==> 03-13: inputs <==
==> flow/design.v (excerpt) <==
module asx_soupbintcp_itch (
    input  wire        clk,
    input  wire        rst,
    input  wire        ip_payload_valid,
    input  wire [7:0]  ip_payload_data,
    input  wire        ip_payload_start,
    input  wire        ip_payload_end,
    output wire [15:0] tcp_src_port,
    output wire [15:0] tcp_dst_port,
    output wire [31:0] tcp_seq_num,
    output wire [31:0] tcp_ack_num,
    output wire [3:0] tcp_data_offset,
    output wire [7:0] tcp_flags,
    output wire [15:0] tcp_window,
    output wire tcp_flag_syn,
    output wire tcp_flag_ack,
    output wire tcp_flag_fin,
    output wire tcp_flag_rst,
    output wire tcp_flag_psh,
    output wire tcp_header_valid,
    output wire tcp_parse_error,
    output wire session_active,
    output wire [63:0] session_sequence,
    output wire [7:0] pkt_type,
    output wire pkt_type_valid,
    output wire pkt_heartbeat,
    output wire pkt_login_accepted,
    output wire pkt_login_rejected,
    output wire pkt_end_session,
    output wire [31:0] seq_data_count,
    output wire [31:0] heartbeat_count,
    output wire parse_error,
    output wire msg_valid,
    output wire [7:0] msg_type,
    output wire msg_error,
    output wire [31:0] timestamp,
    output wire [63:0] order_id,
    output wire [31:0] orderbook_id,
    output wire side,
    output wire add_order_valid,
    output wire add_order_start,
    output wire [63:0] quantity,
    output wire [31:0] price,
    output wire [15:0] order_attributes,
    output wire order_executed_valid,
    output wire [63:0] exec_quantity,
    output wire order_cancel_valid,
    output wire order_delete_valid,
    output wire order_replace_valid,
    output wire directory_valid,
    output wire system_event_valid,
    output wire [7:0] event_code,
    output wire [31:0] total_messages,
    output wire [31:0] parse_errors
);
Settings: LEC_CHECK=0, ABC_AREA=1, CAP_MARGIN=0, CORE_ASPECT_RATIO=1.33, CORE_MARGIN=2, CORE_UTILIZATION=72, CTS_CLUSTER_DIAMETER=396, CTS_CLUSTER_SIZE=99, HOLD_SLACK_MARGIN=0.3, PLACE_DENSITY=0.4, SETUP_SLACK_MARGIN=-0.26, SLEW_MARGIN=0, TNS_END_PERCENT=5; clock period 2.56 ns.
run.sh (not shown) runs the stock make flow with config.mk's settings and CLKGATE_MAP_FILE=.
==> inputs of 03-17, as changes to 03-13 <==
==> flow/config.mk (replaced) <==
export PLATFORM = sky130hd
export DESIGN_NAME = asx_soupbintcp_itch
export DESIGN_NICKNAME = asx_soupbintcp_itch
export VERILOG_FILES = /design/flow/design.v
export SDC_FILE = /design/flow/constraint.sdc
export NUM_CORES = 4
export LEC_CHECK = 0
export CAP_MARGIN = 20
export CORE_MARGIN = 2
export CORE_UTILIZATION = 70
export SLEW_MARGIN = 20
==> flow/constraint.sdc (replaced) <==
create_clock -name core_clock -period 1.45 [get_ports {clk}]
set_input_delay 0.2900 -clock core_clock [delete_from_list [all_inputs] [get_ports {clk}]]
set_output_delay 0.2900 -clock core_clock [all_outputs]
set_load 0.01 [all_outputs]
==> inputs of 02-06, as changes to 03-13 <==
==> flow/config.mk (replaced) <==
export PLATFORM = sky130hd
export DESIGN_NAME = asx_soupbintcp_itch
export DESIGN_NICKNAME = asx_soupbintcp_itch
export VERILOG_FILES = /design/flow/design.v
export SDC_FILE = /design/flow/constraint.sdc
export NUM_CORES = 4
export LEC_CHECK = 0
export ABC_AREA = 1
export CAP_MARGIN = 20
export CORE_ASPECT_RATIO = 1.33
export CORE_MARGIN = 2
export CORE_UTILIZATION = 62
export SLEW_MARGIN = 20
==> results <==
- In 03-17 the area after synthesis is smaller than in 03-13, by about 7%.
- Die area, highest first: 02-06, 03-13, 03-17.
- Against 03-13, the synthesized cell count of 03-17 is lower by about 23%.
- 03-13 aborted during 5_1_grt on ODB-0269. 03-17 did not get past 3_5_place_dp. 02-06 ran to the end with violations: negative setup slack.


==> inputs of run R <==
Starting RTL as in the previous note.
Settings: LEC_CHECK=0, ABC_AREA=1, CAP_MARGIN=20, CORE_MARGIN=2, CORE_UTILIZATION=72, CTS_CLUSTER_DIAMETER=397, PLACE_DENSITY=0.36, SLEW_MARGIN=20; clock period 1.25 ns.
==> run H: changes against run R <==
Settings changed: CTS_CLUSTER_DIAMETER 397 to 315, CTS_CLUSTER_SIZE from default to 97, MAX_ROUTING_LAYER from default to met4, PLACE_DENSITY 0.36 to default, PLACE_DENSITY_LB_ADDON from default to 0.08, SETUP_SLACK_MARGIN from default to 0.72.
==> flow/constraint.sdc (replaced) <==
create_clock -name core_clock -period 2.71 [get_ports {clk}]
set_input_delay 0.5420 -clock core_clock [delete_from_list [all_inputs] [get_ports {clk}]]
set_output_delay 0.5420 -clock core_clock [all_outputs]
set_load 0.01 [all_outputs]
==> run A: changes against run R <==
Settings changed: CORE_ASPECT_RATIO from default to 1.46, CORE_UTILIZATION 72 to 62, CTS_CLUSTER_DIAMETER 397 to 75, PLACE_DENSITY 0.36 to default.
==> flow/constraint.sdc (replaced) <==
create_clock -name core_clock -period 2.51 [get_ports {clk}]
set_input_delay 0.5020 -clock core_clock [delete_from_list [all_inputs] [get_ports {clk}]]
set_output_delay 0.5020 -clock core_clock [all_outputs]
set_load 0.01 [all_outputs]
==> results <==
| quantity | run R | run A | run H |
|---|---|---|---|
| Die extent in x | 214.6 um | 191.8 um | 214.6 um |
| Resize count post-CTS | - | 18 | 352 |
| Clock tree root buffer cell | - | sky130_fd_sc_hd__clkbuf_16 | sky130_fd_sc_hd__clkbuf_16 |
| Buffers inserted by post-CTS timing repair | - | 6 | 75 |
| Buffer levels on the longest clock path | - | 3 | 3 |
| Clk sink count | - | 765 | 765 |
| Placement-stage cell area | - | 40190 um^2 | 39810 um^2 |
| Post-Place Worst Slack | - | -0.2054 ns | -0.3457 ns |
| Run status | stopped before the end | failed layout checks | stopped before the end |
| Stage where the flow stopped | detailed placement (3_5_place_dp) | - | global routing (5_1_grt) |
| Layout check failures | - | setup timing | - |
| Cells after DPL | - | 4940 | 4808 |
| CTS H-tree lvls | - | 3 | 1 |
| Total die size | 46060 um^2 | 53380 um^2 | 46060 um^2 |
| Half-perimeter wire length after placement | - | 77130 um | 88650 um |
| Most common cell in the synthesized netlist | sky130_fd_sc_hd__nand2_1 | sky130_fd_sc_hd__nand2_1 | sky130_fd_sc_hd__nand2_1 |
| Cell Rows | 77 | 100 | 77 |
| Post-cts hold-fix buffer tally | - | 0 | 0 |
| Core area | 44030 um^2 | 50920 um^2 | 44030 um^2 |
| Inserted Clock Buffers | - | 69 | 11 |
| Vertical die dimension | 214.6 um | 278.2 um | 214.6 um |
| Initial core utilization | 0.7254 | 0.6271 | 0.7254 |
| Routability Congestion | 1.031 | 1.016 | 1.067 |


==> trial 24: inputs <==
asx_soupbintcp_itch again, from the RTL that the note above started with.
clock: 4.99 ns
lec_check: 0
abc_area: 0
cap_margin: 20
core_margin: 7
core_utilization: 51
cts_cluster_size: 56
hold_slack_margin: 0.09
min_routing_layer: met2
place_density_lb_addon: 0.18
slew_margin: 30
tns_end_percent: 80
==> build 72: changes against trial 24 <==
==> flow/config.mk (replaced) <==
export PLATFORM = sky130hd
export DESIGN_NAME = asx_soupbintcp_itch
export DESIGN_NICKNAME = asx_soupbintcp_itch
export VERILOG_FILES = /design/flow/design.v
export SDC_FILE = /design/flow/constraint.sdc
export NUM_CORES = 4
export LEC_CHECK = 0
export CAP_MARGIN = 20
export CORE_MARGIN = 2
export CORE_UTILIZATION = 71
export SLEW_MARGIN = 20
==> flow/constraint.sdc (replaced) <==
create_clock -name core_clock -period 3.63 [get_ports {clk}]
set_input_delay 0.7260 -clock core_clock [delete_from_list [all_inputs] [get_ports {clk}]]
set_output_delay 0.7260 -clock core_clock [all_outputs]
set_load 0.01 [all_outputs]
==> GITHUB_STEP_SUMMARY <==
### Flow metrics

| Metric | Value |
|---|---|
| # Max-Cap Violations | 0 |
| Cell internal pwr | 0.00994 W |
| Achievable Freq | 0.273 GHz |
| GR Layer Usage met1 | 0 |
| Critical path depth in cells | 6 |
| Met1 wire length | 0 µm |
| Worst hold stages | 2 |
| Initial core utilization | 0.515 |
| Reg area | 0.0186 mm² |
| Outcome | no timing/DRC/antenna violations |
That was trial 24.
==> GITHUB_STEP_SUMMARY <==
### Flow metrics

| Metric | Value |
|---|---|
| Syn nets | 2809 |
| Yosys stat cell total | 2751 |
| Error message | [ERROR GRT-0232] Routing congestion too high. Check the congestion heatmap in the GUI. |
| Outcome | did not finish |
| Initial core utilization | 0.723 |
| EDFF count, synth | 329 |
| I/O pins | 682 |
| GR Layer Usage met1 | 0.795 |
| Post-CTS Setup Inserts | 0 |
| Register bit total from synthesis | 765 |
| Exit stage | global routing |
| # hold bufs at CTS | 0 |
That was build 72.


==> inputs of trial 86 <==
Starting RTL as in the previous note.
make LEC_CHECK=0 CAP_MARGIN=10 CORE_MARGIN=2 CORE_UTILIZATION=70 CTS_CLUSTER_DIAMETER=190 CTS_CLUSTER_SIZE=36 SETUP_SLACK_MARGIN=1.04 SLEW_MARGIN=20 finish   # period 3.55 ns
==> inputs of build 98, as changes to trial 86 <==
--- a/flow/config.mk
+++ b/flow/config.mk
@@ -7,8 +7,5 @@
 export LEC_CHECK = 0
-export CAP_MARGIN = 10
+export CAP_MARGIN = 20
 export CORE_MARGIN = 2
-export CORE_UTILIZATION = 70
-export CTS_CLUSTER_DIAMETER = 190
-export CTS_CLUSTER_SIZE = 36
-export SETUP_SLACK_MARGIN = 1.04
+export CORE_UTILIZATION = 40
 export SLEW_MARGIN = 20
==> flow/constraint.sdc (replaced) <==
create_clock -name core_clock -period 3.63 [get_ports {clk}]
set_input_delay 0.7260 -clock core_clock [delete_from_list [all_inputs] [get_ports {clk}]]
set_output_delay 0.7260 -clock core_clock [all_outputs]
set_load 0.01 [all_outputs]
==> inputs of trial 26, as changes to trial 86 <==
--- a/flow/config.mk
+++ b/flow/config.mk
@@ -7,8 +7,7 @@
 export LEC_CHECK = 0
-export CAP_MARGIN = 10
+export CAP_MARGIN = 20
 export CORE_MARGIN = 2
-export CORE_UTILIZATION = 70
-export CTS_CLUSTER_DIAMETER = 190
+export CORE_UTILIZATION = 64
 export CTS_CLUSTER_SIZE = 36
-export SETUP_SLACK_MARGIN = 1.04
+export SETUP_SLACK_MARGIN = 0.6
 export SLEW_MARGIN = 20
==> flow/constraint.sdc (replaced) <==
create_clock -name core_clock -period 2.02 [get_ports {clk}]
set_input_delay 0.4040 -clock core_clock [delete_from_list [all_inputs] [get_ports {clk}]]
set_output_delay 0.4040 -clock core_clock [all_outputs]
set_load 0.01 [all_outputs]
==> results <==
Trial 26 stopped in clock tree synthesis (4_1_cts), error DPL-0038. Trial 86 aborted during global routing (5_1_grt), error GRT-0232. Build 98 completed without violations. Die size, highest first: build 98, trial 26, trial 86. Synthesized cell count is the same in build 98 and trial 26. Area after synthesis is the same in build 98 and trial 86.
==> figures <==
	build 98	trial 86	trial 26
Result of the run	finished clean	aborted with a tool error	aborted with a tool error
Stage where the flow stopped	-	global routing (5_1_grt)	clock tree synthesis (4_1_cts)
Row cnt	99	75	78
Cell resize tally after clock tree synthesis	0	176	-
Total die size	0.0763 mm^2	0.0440 mm^2	0.0481 mm^2
CTS buffer count	81	25	-
CORE AREA	0.0732 mm^2	0.0419 mm^2	0.0456 mm^2
Placement Setup Slack	297 ps	341 ps	-841 ps
CTS HTree Levels	3	1	-
Number of clock sinks seen by CTS	765	765	-
Starting utilization of the core area	0.405	0.709	0.651
Die X-Extent	276 um	210 um	219 um
Post-CTS setup buffer count	0	50	-


==> job 4578: inputs <==
asx_soupbintcp_itch again, from the RTL that the note above started with.
clock: 2.22 ns
lec_check: 0
abc_area: 0
cap_margin: 20
cell_pad_in_sites_detail_placement: 2
cell_pad_in_sites_global_placement: 1
core_margin: 9
core_utilization: 51
cts_cluster_size: 20
gpl_routability_driven: 0
gpl_timing_driven: 1
hold_slack_margin: 0.09
min_routing_layer: met2
place_density_lb_addon: 0.22
slew_margin: 30
tns_end_percent: 80
==> inputs of job 9515, as changes to job 4578 <==
ABC_AREA = default   (was 0)
CELL_PAD_IN_SITES_DETAIL_PLACEMENT = default   (was 2)
CELL_PAD_IN_SITES_GLOBAL_PLACEMENT = default   (was 1)
CORE_ASPECT_RATIO = 1.54   (was default)
CORE_MARGIN = 2   (was 9)
CORE_UTILIZATION = 66   (was 51)
CTS_CLUSTER_SIZE = default   (was 20)
GPL_ROUTABILITY_DRIVEN = default   (was 0)
HOLD_SLACK_MARGIN = default   (was 0.09)
MIN_ROUTING_LAYER = default   (was met2)
PLACE_DENSITY_LB_ADDON = default   (was 0.22)
SLEW_MARGIN = 40   (was 30)
TNS_END_PERCENT = default   (was 80)
==> flow/constraint.sdc (replaced) <==
create_clock -name core_clock -period 3.36 [get_ports {clk}]
set_input_delay 0.6720 -clock core_clock [delete_from_list [all_inputs] [get_ports {clk}]]
set_output_delay 0.6720 -clock core_clock [all_outputs]
set_load 0.01 [all_outputs]
==> qor summary <==
|  | job 9515 | job 4578 |
|---|---|---|
| Starting density of the core | 0.667 | 0.521 |
| Placeable core region | 0.0444 mm2 | 0.0569 mm2 |
| Cell count listed in synth_stat.txt | 2751 | 2751 |
| Post-Syn Area | 0.0297 mm2 | 0.0297 mm2 |
| Syn avg cell area | 10.8 um2 | 10.8 um2 |
| Distinct cells, synth | 69 | 69 |
| Synthesized flop and latch total | 765 | 765 |
| Synth Area in Compound Gates | 0.0640 | 0.0640 |
| Number of flops mapped to enable cells by yosys | 329 | 329 |
| Port Buf Inserts | 681 | 681 |
| Cell type with the highest aggregate area in the netlist | sky130_fd_sc_hd__edfxtp_1 | sky130_fd_sc_hd__edfxtp_1 |
| Simple-gate portion of the synthesized area | 0.184 | 0.184 |
| Chip footprint | 0.0467 mm2 | 0.0672 mm2 |
| Run status | no timing/DRC/antenna violations | did not finish |
| Stage where the flow stopped | - | detailed placement (3_5_place_dp) |
| FP Rows | 96 | 87 |
| Area share of the leading cell type in the synthesized netlist | 0.333 | 0.333 |
| Height of the die | 267 um | 259 um |
| Seq share, synth | 0.627 | 0.627 |
| MUX area fraction | 0.0204 | 0.0204 |
| Horizontal die dimension | 175 um | 259 um |
| I/O pin total | 682 | 682 |


==> raven: inputs <==
Starting RTL as in the previous note.
Settings: LEC_CHECK=0, CAP_MARGIN=20, CORE_ASPECT_RATIO=1.2, CORE_MARGIN=2, CORE_UTILIZATION=66, CTS_CLUSTER_SIZE=51, GPL_TIMING_DRIVEN=1, HOLD_SLACK_MARGIN=0.27, SETUP_SLACK_MARGIN=-0.2, SLEW_MARGIN=40; clock period 2.77 ns.
==> willow: changes against raven <==
--- a/flow/config.mk
+++ b/flow/config.mk
@@ -8,9 +8,6 @@
 export CAP_MARGIN = 20
-export CORE_ASPECT_RATIO = 1.2
 export CORE_MARGIN = 2
-export CORE_UTILIZATION = 66
-export CTS_CLUSTER_SIZE = 51
-export GPL_TIMING_DRIVEN = 1
-export HOLD_SLACK_MARGIN = 0.27
+export CORE_UTILIZATION = 70
+export CTS_CLUSTER_SIZE = 36
 export SETUP_SLACK_MARGIN = -0.2
-export SLEW_MARGIN = 40
+export SLEW_MARGIN = 20
==> flow/constraint.sdc (replaced) <==
create_clock -name core_clock -period 2.79 [get_ports {clk}]
set_input_delay 0.5580 -clock core_clock [delete_from_list [all_inputs] [get_ports {clk}]]
set_output_delay 0.5580 -clock core_clock [all_outputs]
set_load 0.01 [all_outputs]
==> lagoon: changes against raven <==
==> flow/config.mk (replaced) <==
export PLATFORM = sky130hd
export DESIGN_NAME = asx_soupbintcp_itch
export DESIGN_NICKNAME = asx_soupbintcp_itch
export VERILOG_FILES = /design/flow/design.v
export SDC_FILE = /design/flow/constraint.sdc
export NUM_CORES = 4
export LEC_CHECK = 0
export CAP_MARGIN = 20
export CORE_MARGIN = 2
export CORE_UTILIZATION = 68
export CTS_CLUSTER_SIZE = 31
export SETUP_SLACK_MARGIN = 0.36
export SLEW_MARGIN = 20
==> flow/constraint.sdc (replaced) <==
create_clock -name core_clock -period 2.02 [get_ports {clk}]
set_input_delay 0.4040 -clock core_clock [delete_from_list [all_inputs] [get_ports {clk}]]
set_output_delay 0.4040 -clock core_clock [all_outputs]
set_load 0.01 [all_outputs]
==> delta: changes against raven <==
==> flow/config.mk (replaced) <==
export PLATFORM = sky130hd
export DESIGN_NAME = asx_soupbintcp_itch
export DESIGN_NICKNAME = asx_soupbintcp_itch
export VERILOG_FILES = /design/flow/design.v
export SDC_FILE = /design/flow/constraint.sdc
export NUM_CORES = 4
export LEC_CHECK = 0
export CAP_MARGIN = 20
export CORE_MARGIN = 2
export CORE_UTILIZATION = 40
export SLEW_MARGIN = 20
==> flow/constraint.sdc (replaced) <==
create_clock -name core_clock -period 5.0 [get_ports {clk}]
set_input_delay 1.0000 -clock core_clock [delete_from_list [all_inputs] [get_ports {clk}]]
set_output_delay 1.0000 -clock core_clock [all_outputs]
set_load 0.01 [all_outputs]
==> qor summary <==
|  | lagoon | delta | willow | raven |
|---|---|---|---|---|
| CTS clk-pin slew, worst paths | - | 0.06 ns | - | 0.07 ns |
| Stages on the worst setup path | - | 7 | - | 5 |
| Final worst clock skew | - | 0.0238 ns | - | 0.0374 ns |
| Detailed-route wire length per cell | - | 21.9 microns | - | 28.9 microns |
| Number of core rows | 76 | 99 | 75 | 85 |
| Internal Dissipation | - | 10200 uW | - | 17900 uW |
| Reported sequential group power | - | 6490 uW | - | 11700 uW |
| Startpoint of the worst hold path | - | asx_itch_inst.expected_length[2] | - | rst |
| Critical path data arrival time | - | 3.99 ns | - | 3.72 ns |
| Number of logic gates | - | 1779 | - | 1779 |
| Critical path's slowest cell | - | nor3_1 | - | or4b_2 |
| Max frequency | - | 284 MHz | - | 293 MHz |
| CP Launch Type | - | flip-flop | - | flip-flop |
| Cts-stage hold buffer count | - | 0 | 0 | 0 |
| Clock insertion delay at the later pin of the skew report | - | 0.64 ns | - | 0.68 ns |
| Worst R2R End | - | soupbintcp_inst.heartbeat_cnt[24] | - | asx_itch_inst.price_reg[9] |
| Relative contribution of the clock network to total power | - | 48.3% | - | 47.0% |
| Uppermost signal routing layer after detailed routing | - | met4 | - | met5 |
| Fill cell instance count of the final layout | - | 6263 | - | 1812 |
| Run status | stopped before the end | no timing/DRC/antenna violations | stopped before the end | failed layout checks |
| Last stage reached | clock tree synthesis | - | global routing | - |
| Violated checks | - | - | - | setup timing |
| Post-cts repair resize count | - | 0 | 27 | 18 |
| Non-filler instance count after layout | - | 4428 | - | 4131 |
| Area of the core region | 43100 sq um | 73200 sq um | 41900 sq um | 44700 sq um |
| Count of nets after finishing | - | 3460 | - | 3567 |
Power and IR drop assume default switching activity.
